==> inputs of try-fjord <==
// caesar_cipher
module caesar_cipher (
   input            clk
  ,input            rst_n
  ,input            ptxt_valid  
  ,input            mode  
  ,input            key_shift_dir_1  
  ,input            key_shift_dir_3  
  ,input      [4:0] key_shift_num_1  
  ,input      [4:0] key_shift_num_3  
  ,input      [7:0] ptxt_char
  ,output reg [7:0] ctxt_char
  ,output reg       err_invalid_key_shift_num
  ,output reg       err_invalid_ptxt_char
  ,output reg       ctx_ready
);
make LEC_CHECK=0 CAP_MARGIN=15 CELL_PAD_IN_SITES_DETAIL_PLACEMENT=1 CELL_PAD_IN_SITES_GLOBAL_PLACEMENT=2 CORE_MARGIN=2 CORE_UTILIZATION=24 CTS_CLUSTER_DIAMETER=389 GPL_TIMING_DRIVEN=0 MIN_ROUTING_LAYER=met1 PLACE_DENSITY_LB_ADDON=0.1 SLEW_MARGIN=20 TNS_END_PERCENT=65 finish   # period 23.0 ns
run.sh (not shown) runs the stock make flow with config.mk's settings and CLKGATE_MAP_FILE=.
==> try-maple: changes against try-fjord <==
CAP_MARGIN = 20   (was 15)
CELL_PAD_IN_SITES_DETAIL_PLACEMENT = default   (was 1)
CELL_PAD_IN_SITES_GLOBAL_PLACEMENT = default   (was 2)
CORE_UTILIZATION = 66   (was 24)
CTS_CLUSTER_DIAMETER = default   (was 389)
CTS_CLUSTER_SIZE = 100   (was default)
GPL_TIMING_DRIVEN = default   (was 0)
MIN_ROUTING_LAYER = default   (was met1)
PLACE_DENSITY = 0.39   (was default)
PLACE_DENSITY_LB_ADDON = default   (was 0.1)
TNS_END_PERCENT = default   (was 65)
==> flow/constraint.sdc (replaced) <==
create_clock -name core_clock -period 13.2 [get_ports {clk}]
set_input_delay 2.6400 -clock core_clock [delete_from_list [all_inputs] [get_ports {clk}]]
set_output_delay 2.6400 -clock core_clock [all_outputs]
set_load 0.01 [all_outputs]
==> try-raven: changes against try-fjord <==
ABC_AREA = 1   (was default)
CELL_PAD_IN_SITES_DETAIL_PLACEMENT = 0   (was 1)
CORE_UTILIZATION = 29   (was 24)
CTS_CLUSTER_DIAMETER = 256   (was 389)
CTS_CLUSTER_SIZE = 98   (was default)
GPL_TIMING_DRIVEN = 1   (was 0)
TNS_END_PERCENT = 15   (was 65)
==> try-violet: changes against try-fjord <==
CAP_MARGIN = 20   (was 15)
CELL_PAD_IN_SITES_DETAIL_PLACEMENT = default   (was 1)
CELL_PAD_IN_SITES_GLOBAL_PLACEMENT = default   (was 2)
CORE_UTILIZATION = 40   (was 24)
CTS_CLUSTER_DIAMETER = default   (was 389)
GPL_TIMING_DRIVEN = default   (was 0)
MIN_ROUTING_LAYER = default   (was met1)
PLACE_DENSITY_LB_ADDON = default   (was 0.1)
TNS_END_PERCENT = default   (was 65)
==> flow/constraint.sdc (replaced) <==
create_clock -name core_clock -period 13.6 [get_ports {clk}]
set_input_delay 2.7200 -clock core_clock [delete_from_list [all_inputs] [get_ports {clk}]]
set_output_delay 2.7200 -clock core_clock [all_outputs]
set_load 0.01 [all_outputs]
==> results <==
metric                                                        try-fjord                 try-raven               try-violet                try-maple
Post-Place Worst Slack                                          4090 ps                   8880 ps                  -142 ps                  -197 ps
Well tap count                                                      864                       615                      518                      319
Fraction of area in multi-input gates                             84.7%                     80.4%                    86.3%                    87.5%
Chip area from the yosys synthesis statistics                0.0158 mm²                0.0140 mm²               0.0158 mm²               0.0158 mm²
Area of the core region                                      0.0654 mm²                0.0477 mm²               0.0388 mm²               0.0235 mm²
Total Die Area                                               0.0679 mm²                0.0502 mm²               0.0411 mm²               0.0252 mm²
Tally of non-filler cells in the final layout                      3203                      3147                     2836                     2641
Total wire length                                              72900 µm                  53600 µm                 56100 µm                 55400 µm
Number of instances in the synthesized netlist                     2302                      2502                     2302                     2302
Status                                          complete, no violations   complete, no violations  complete, no violations  complete, no violations
Synth top area share                                              13.5%                     19.1%                    13.5%                    13.5%
Synth cell types                                                    129                        69                      129                      129
Cell with the most instances after synthesis    sky130_fd_sc_hd__nor2_1  sky130_fd_sc_hd__nand2_1  sky130_fd_sc_hd__nor2_1  sky130_fd_sc_hd__nor2_1

==> wip/garnet: inputs <==
==> flow/design.v <==
module caesar_cipher (
   input            clk
  ,input            rst_n
  ,input            ptxt_valid  
  ,input            mode  
  ,input            key_shift_dir_1  
  ,input            key_shift_dir_3  
  ,input      [4:0] key_shift_num_1  
  ,input      [4:0] key_shift_num_3  
  ,input      [7:0] ptxt_char
  ,output reg [7:0] ctxt_char
  ,output reg       err_invalid_key_shift_num
  ,output reg       err_invalid_ptxt_char
  ,output reg       ctx_ready
);
  localparam NUL_CHAR = 8'h00;
  localparam UPPERCASE_A_CHAR = 8'h41;
  localparam UPPERCASE_Z_CHAR = 8'h5A;
  localparam LOWERCASE_A_CHAR = 8'h61;
  localparam LOWERCASE_Z_CHAR = 8'h7A;
  wire       ptxt_char_is_uppercase_letter;
  wire       ptxt_char_is_lowercase_letter;
  wire       ptxt_char_is_letter;
  wire	     err_invalid_key_shift_num_wire;
  wire 	     err_invalid_ptxt_char_wire;
  wire  [4:0] key_shift_num_x;  
  reg  [7:0] sub_letter;
  assign err_invalid_key_shift_num_wire = key_shift_num_1 > 26 || key_shift_num_3 > 26 || key_shift_num_1==key_shift_num_3;
  assign ptxt_char_is_uppercase_letter = (ptxt_char >= UPPERCASE_A_CHAR) &&
                                         (ptxt_char <= UPPERCASE_Z_CHAR);
  assign ptxt_char_is_lowercase_letter = (ptxt_char >= LOWERCASE_A_CHAR) &&
                                         (ptxt_char <= LOWERCASE_Z_CHAR);
  assign ptxt_char_is_letter = ptxt_char_is_uppercase_letter ||
                               ptxt_char_is_lowercase_letter;
  assign err_invalid_ptxt_char_wire = !ptxt_char_is_letter;
  assign key_shift_num_x = (key_shift_num_1 + key_shift_num_3) < 27 ?  (key_shift_num_1 + key_shift_num_3) :  (key_shift_num_1 + key_shift_num_3)  -  5'b11011;
  always @ (*)
    if(!mode) begin  
        if(!key_shift_dir_1 && !key_shift_dir_3) begin
            sub_letter = ptxt_char + {3'b000, key_shift_num_1} + {3'b000, key_shift_num_x} + {3'b000, key_shift_num_3};
            if(ptxt_char_is_uppercase_letter && (sub_letter > UPPERCASE_Z_CHAR))begin
                sub_letter -= 8'h1A;
				if(sub_letter > UPPERCASE_Z_CHAR)begin
					sub_letter -= 8'h1A;
					if(sub_letter > UPPERCASE_Z_CHAR)
						sub_letter -= 8'h1A;
						else 
							sub_letter = sub_letter;
				end
				else 
					sub_letter = sub_letter;
			end 
			else sub_letter = sub_letter;
            if(ptxt_char_is_lowercase_letter && (sub_letter > LOWERCASE_Z_CHAR))begin
                sub_letter -= 8'h1A;
				 if(sub_letter > LOWERCASE_Z_CHAR)begin
					sub_letter -= 8'h1A;
					if(sub_letter > LOWERCASE_Z_CHAR)
						sub_letter -= 8'h1A;
					else 
						sub_letter = sub_letter;
				end
				 else 
					sub_letter = sub_letter;
			end
			else
				sub_letter = sub_letter;
        end
        else if(!key_shift_dir_1 && key_shift_dir_3) begin
            sub_letter = ptxt_char + {3'b000, key_shift_num_1} - {3'b000, key_shift_num_x} - {3'b000, key_shift_num_3};
            if(ptxt_char_is_uppercase_letter && (sub_letter > UPPERCASE_Z_CHAR))begin
                sub_letter -= 8'h1A;
                if(sub_letter > UPPERCASE_Z_CHAR)
                    sub_letter -= 8'h1A;
                else
                    sub_letter = sub_letter;
            end
            else if(ptxt_char_is_lowercase_letter && (sub_letter > LOWERCASE_Z_CHAR))begin
                sub_letter -= 8'h1A;
                if(sub_letter > LOWERCASE_Z_CHAR)
                    sub_letter -= 8'h1A;
                else
                    sub_letter = sub_letter;
            end
            else if(ptxt_char_is_uppercase_letter && (sub_letter < UPPERCASE_A_CHAR)) begin
                sub_letter += 8'h1A;
                if(sub_letter < UPPERCASE_A_CHAR)
                    sub_letter += 8'h1A;
                else
                    sub_letter = sub_letter;
            end
            else if(ptxt_char_is_lowercase_letter && (sub_letter < LOWERCASE_A_CHAR))begin
                sub_letter += 8'h1A;
                if(sub_letter < LOWERCASE_A_CHAR)
                    sub_letter += 8'h1A;
                else
                    sub_letter = sub_letter;
			end
			else 
				sub_letter = sub_letter;
        end
        else if(key_shift_dir_1 && !key_shift_dir_3) begin
            sub_letter = ptxt_char - {3'b000, key_shift_num_1} - {3'b000, key_shift_num_x} + {3'b000, key_shift_num_3};
            if(ptxt_char_is_uppercase_letter && (sub_letter > UPPERCASE_Z_CHAR))begin
                sub_letter -= 8'h1A;
                if(sub_letter > UPPERCASE_Z_CHAR)
                    sub_letter -= 8'h1A;
                else
                    sub_letter = sub_letter;
            end
            else if(ptxt_char_is_lowercase_letter && (sub_letter > LOWERCASE_Z_CHAR))begin
                sub_letter -= 8'h1A;
                if(sub_letter > LOWERCASE_Z_CHAR)
                    sub_letter -= 8'h1A;
                else
                    sub_letter = sub_letter;
            end
            else if(ptxt_char_is_uppercase_letter && (sub_letter < UPPERCASE_A_CHAR))begin
                sub_letter += 8'h1A;
                if(sub_letter < UPPERCASE_A_CHAR)
                    sub_letter += 8'h1A;
                else
                    sub_letter = sub_letter;
            end
            else if(ptxt_char_is_lowercase_letter && (sub_letter < LOWERCASE_A_CHAR))begin
                sub_letter += 8'h1A;
                if(sub_letter < LOWERCASE_A_CHAR)
                    sub_letter += 8'h1A;
                else
                    sub_letter = sub_letter;
            end
			else 
				sub_letter = sub_letter;
        end
		else if(key_shift_dir_1 && key_shift_dir_3) begin
            sub_letter = ptxt_char - {3'b000, key_shift_num_1} + {3'b000, key_shift_num_x} - {3'b000, key_shift_num_3};
            if(ptxt_char_is_uppercase_letter && (sub_letter < UPPERCASE_A_CHAR))begin
                sub_letter += 8'h1A;
				 if((sub_letter < UPPERCASE_A_CHAR))
					sub_letter += 8'h1A;
				else
					sub_letter = sub_letter;
			end
			else
				sub_letter = sub_letter;
            if(ptxt_char_is_lowercase_letter && (sub_letter < LOWERCASE_A_CHAR))begin
                sub_letter += 8'h1A;
				  if((sub_letter < LOWERCASE_A_CHAR))
					sub_letter += 8'h1A;
				  else
					sub_letter = sub_letter;
			end
			else
				sub_letter = sub_letter;
        end
		else
			sub_letter = NUL_CHAR;
    end
    else begin  
        if(!key_shift_dir_1 && !key_shift_dir_3) begin
            sub_letter = ptxt_char - {3'b000, key_shift_num_1} - {3'b000, key_shift_num_x} - {3'b000, key_shift_num_3};
            if(ptxt_char_is_uppercase_letter && (sub_letter < UPPERCASE_A_CHAR || sub_letter > 200))begin
                sub_letter += 8'h1A;
				 if(sub_letter < UPPERCASE_A_CHAR  || sub_letter > 200)begin
					sub_letter += 8'h1A;
					if(sub_letter < UPPERCASE_A_CHAR  || sub_letter > 200 )
						sub_letter += 8'h1A;
					else
						sub_letter = sub_letter;
				end
				else
					sub_letter = sub_letter;
			end
			else
				sub_letter = sub_letter;
            if(ptxt_char_is_lowercase_letter && (sub_letter < LOWERCASE_A_CHAR))begin
                sub_letter += 8'h1A;
				if(sub_letter < LOWERCASE_A_CHAR)begin
					sub_letter += 8'h1A;
					if(sub_letter < LOWERCASE_A_CHAR)
						sub_letter += 8'h1A;
					else
						sub_letter = sub_letter;
				end
				else
					sub_letter = sub_letter;
			end
			else
				sub_letter = sub_letter;			
        end
        else if(!key_shift_dir_1 && key_shift_dir_3) begin
            sub_letter = ptxt_char - {3'b000, key_shift_num_1} + {3'b000, key_shift_num_x} + {3'b000, key_shift_num_3};
            if(ptxt_char_is_uppercase_letter && (sub_letter > UPPERCASE_Z_CHAR))begin
                sub_letter -= 8'h1A;
                if(sub_letter > UPPERCASE_Z_CHAR)
                    sub_letter -= 8'h1A;
                else
                    sub_letter = sub_letter;
            end
            else if(ptxt_char_is_lowercase_letter && (sub_letter > LOWERCASE_Z_CHAR))begin
                sub_letter -= 8'h1A;
                if(sub_letter > LOWERCASE_Z_CHAR)
                    sub_letter -= 8'h1A;
                else
                    sub_letter = sub_letter;
            end
            else if(ptxt_char_is_uppercase_letter && (sub_letter < UPPERCASE_A_CHAR))begin
                sub_letter += 8'h1A;
                if(sub_letter < UPPERCASE_A_CHAR)
                    sub_letter += 8'h1A;
                else
                    sub_letter = sub_letter;
            end
            else if(ptxt_char_is_lowercase_letter && (sub_letter < LOWERCASE_A_CHAR))begin
                sub_letter += 8'h1A;
                if(sub_letter < LOWERCASE_A_CHAR)
                    sub_letter += 8'h1A;
                else
                    sub_letter = sub_letter;
            end
			else
				sub_letter = sub_letter;
        end
        else if(key_shift_dir_1 && !key_shift_dir_3) begin
            sub_letter = ptxt_char + {3'b000, key_shift_num_1} + {3'b000, key_shift_num_x} - {3'b000, key_shift_num_3};
            if(ptxt_char_is_uppercase_letter && (sub_letter > UPPERCASE_Z_CHAR))begin
                sub_letter -= 8'h1A;
                if(sub_letter > UPPERCASE_Z_CHAR)
                    sub_letter -= 8'h1A;
                else
                    sub_letter = sub_letter;
            end
            else if(ptxt_char_is_lowercase_letter && (sub_letter > LOWERCASE_Z_CHAR))begin
                sub_letter -= 8'h1A;
                if(sub_letter > LOWERCASE_Z_CHAR)
                    sub_letter -= 8'h1A;
                else
                    sub_letter = sub_letter;
            end
            else if(ptxt_char_is_uppercase_letter && (sub_letter < UPPERCASE_A_CHAR))begin
                sub_letter += 8'h1A;
                if(sub_letter < UPPERCASE_A_CHAR)
                    sub_letter += 8'h1A;
                else
                    sub_letter = sub_letter;
            end
            else if(ptxt_char_is_lowercase_letter && (sub_letter < LOWERCASE_A_CHAR))begin
                sub_letter += 8'h1A;
                if(sub_letter < LOWERCASE_A_CHAR)
                    sub_letter += 8'h1A;
                else
                    sub_letter = sub_letter;
            end
			else
				sub_letter = sub_letter;
        end
        else if(key_shift_dir_1 && key_shift_dir_3) begin
            sub_letter = ptxt_char + {3'b000, key_shift_num_1} - {3'b000, key_shift_num_x} + {3'b000, key_shift_num_3};
             if(ptxt_char_is_uppercase_letter && (sub_letter > UPPERCASE_Z_CHAR))begin
                sub_letter -= 8'h1A;
				if((sub_letter > UPPERCASE_Z_CHAR))
					sub_letter -= 8'h1A;
				else
					sub_letter = sub_letter;
			end
			else
				sub_letter = sub_letter;
            if(ptxt_char_is_lowercase_letter && (sub_letter > LOWERCASE_Z_CHAR))begin
                sub_letter -= 8'h1A;
				 if((sub_letter > LOWERCASE_Z_CHAR))
					sub_letter -= 8'h1A;
				 else
					sub_letter = sub_letter;
			end
			else
				sub_letter = sub_letter;
        end
		else
			sub_letter = NUL_CHAR;
    end
  always @ (posedge clk or negedge rst_n)
    if(!rst_n)begin
      ctx_ready <= 1'b0;
      ctxt_char <= NUL_CHAR;
      err_invalid_key_shift_num <= 1'b0;
	  err_invalid_ptxt_char <=1'b0;
	  end
    else if(err_invalid_ptxt_char_wire || err_invalid_key_shift_num_wire || !ptxt_valid) begin
      ctx_ready <= 1'b0;
      ctxt_char <= NUL_CHAR;
	  err_invalid_key_shift_num <= 1'b1;
	  err_invalid_ptxt_char <=1'b1;
	  end
    else begin
      ctx_ready <= 1'b1;
      ctxt_char <= sub_letter;
	  err_invalid_key_shift_num <= 1'b0;
	  err_invalid_ptxt_char <=1'b0;
	  end
endmodule
==> flow/run.sh <==
#!/bin/bash
# the make line also repeats each setting of config.mk as NAME=value (left out here)
make -C /OpenROAD-flow-scripts/flow DESIGN_CONFIG=/design/flow/config.mk WORK_HOME=/design/flow/orfs CLKGATE_MAP_FILE= finish
==> flow/config.mk <==
export PLATFORM = sky130hd
export DESIGN_NAME = caesar_cipher
export DESIGN_NICKNAME = caesar_cipher
export VERILOG_FILES = /design/flow/design.v
export SDC_FILE = /design/flow/constraint.sdc
export NUM_CORES = 4
export LEC_CHECK = 0
export CAP_MARGIN = 20
export CELL_PAD_IN_SITES_DETAIL_PLACEMENT = 1
export CORE_MARGIN = 2
export CORE_UTILIZATION = 23
export MAX_ROUTING_LAYER = met4
export MIN_ROUTING_LAYER = met1
export SLEW_MARGIN = 0
==> flow/constraint.sdc <==
create_clock -name core_clock -period 14.0 [get_ports {clk}]
set_input_delay 2.8000 -clock core_clock [delete_from_list [all_inputs] [get_ports {clk}]]
set_output_delay 2.8000 -clock core_clock [all_outputs]
set_load 0.01 [all_outputs]
==> inputs of wip/raven, as changes to wip/garnet <==
==> flow/config.mk (replaced) <==
export PLATFORM = sky130hd
export DESIGN_NAME = caesar_cipher
export DESIGN_NICKNAME = caesar_cipher
export VERILOG_FILES = /design/flow/design.v
export SDC_FILE = /design/flow/constraint.sdc
export NUM_CORES = 4
export LEC_CHECK = 0
export CAP_MARGIN = 20
export CORE_MARGIN = 2
export CORE_UTILIZATION = 40
export PLACE_DENSITY_LB_ADDON = 0.1
export SLEW_MARGIN = 40
==> notes <==
wip/garnet produced a clean layout. wip/raven went through all stages and came out clean.
Against wip/raven, the die size of wip/garnet is higher by 72%.
In sequential share of layout area, wip/raven and wip/garnet hardly differ.
Against wip/garnet, the hold slack of wip/raven is lower by 53 ps.
Against wip/raven, the non-clock buffer count of wip/garnet is lower by 10.
Of wip/garnet and wip/raven, wip/garnet has the higher fmax (gap 0.28%, measured against wip/raven).
Via count: wip/raven is lower than wip/garnet (2.4%).
First-iteration DRC count: wip/garnet is lower than wip/raven (11%).
Between wip/raven and wip/garnet, the lower routed wire length is in wip/raven (gap about 5.5%, measured against wip/garnet).
Against wip/raven, the design area of wip/garnet is higher by about 2.3%.
Against wip/raven, the global-route usage of wip/garnet is lower by 9.9 points.
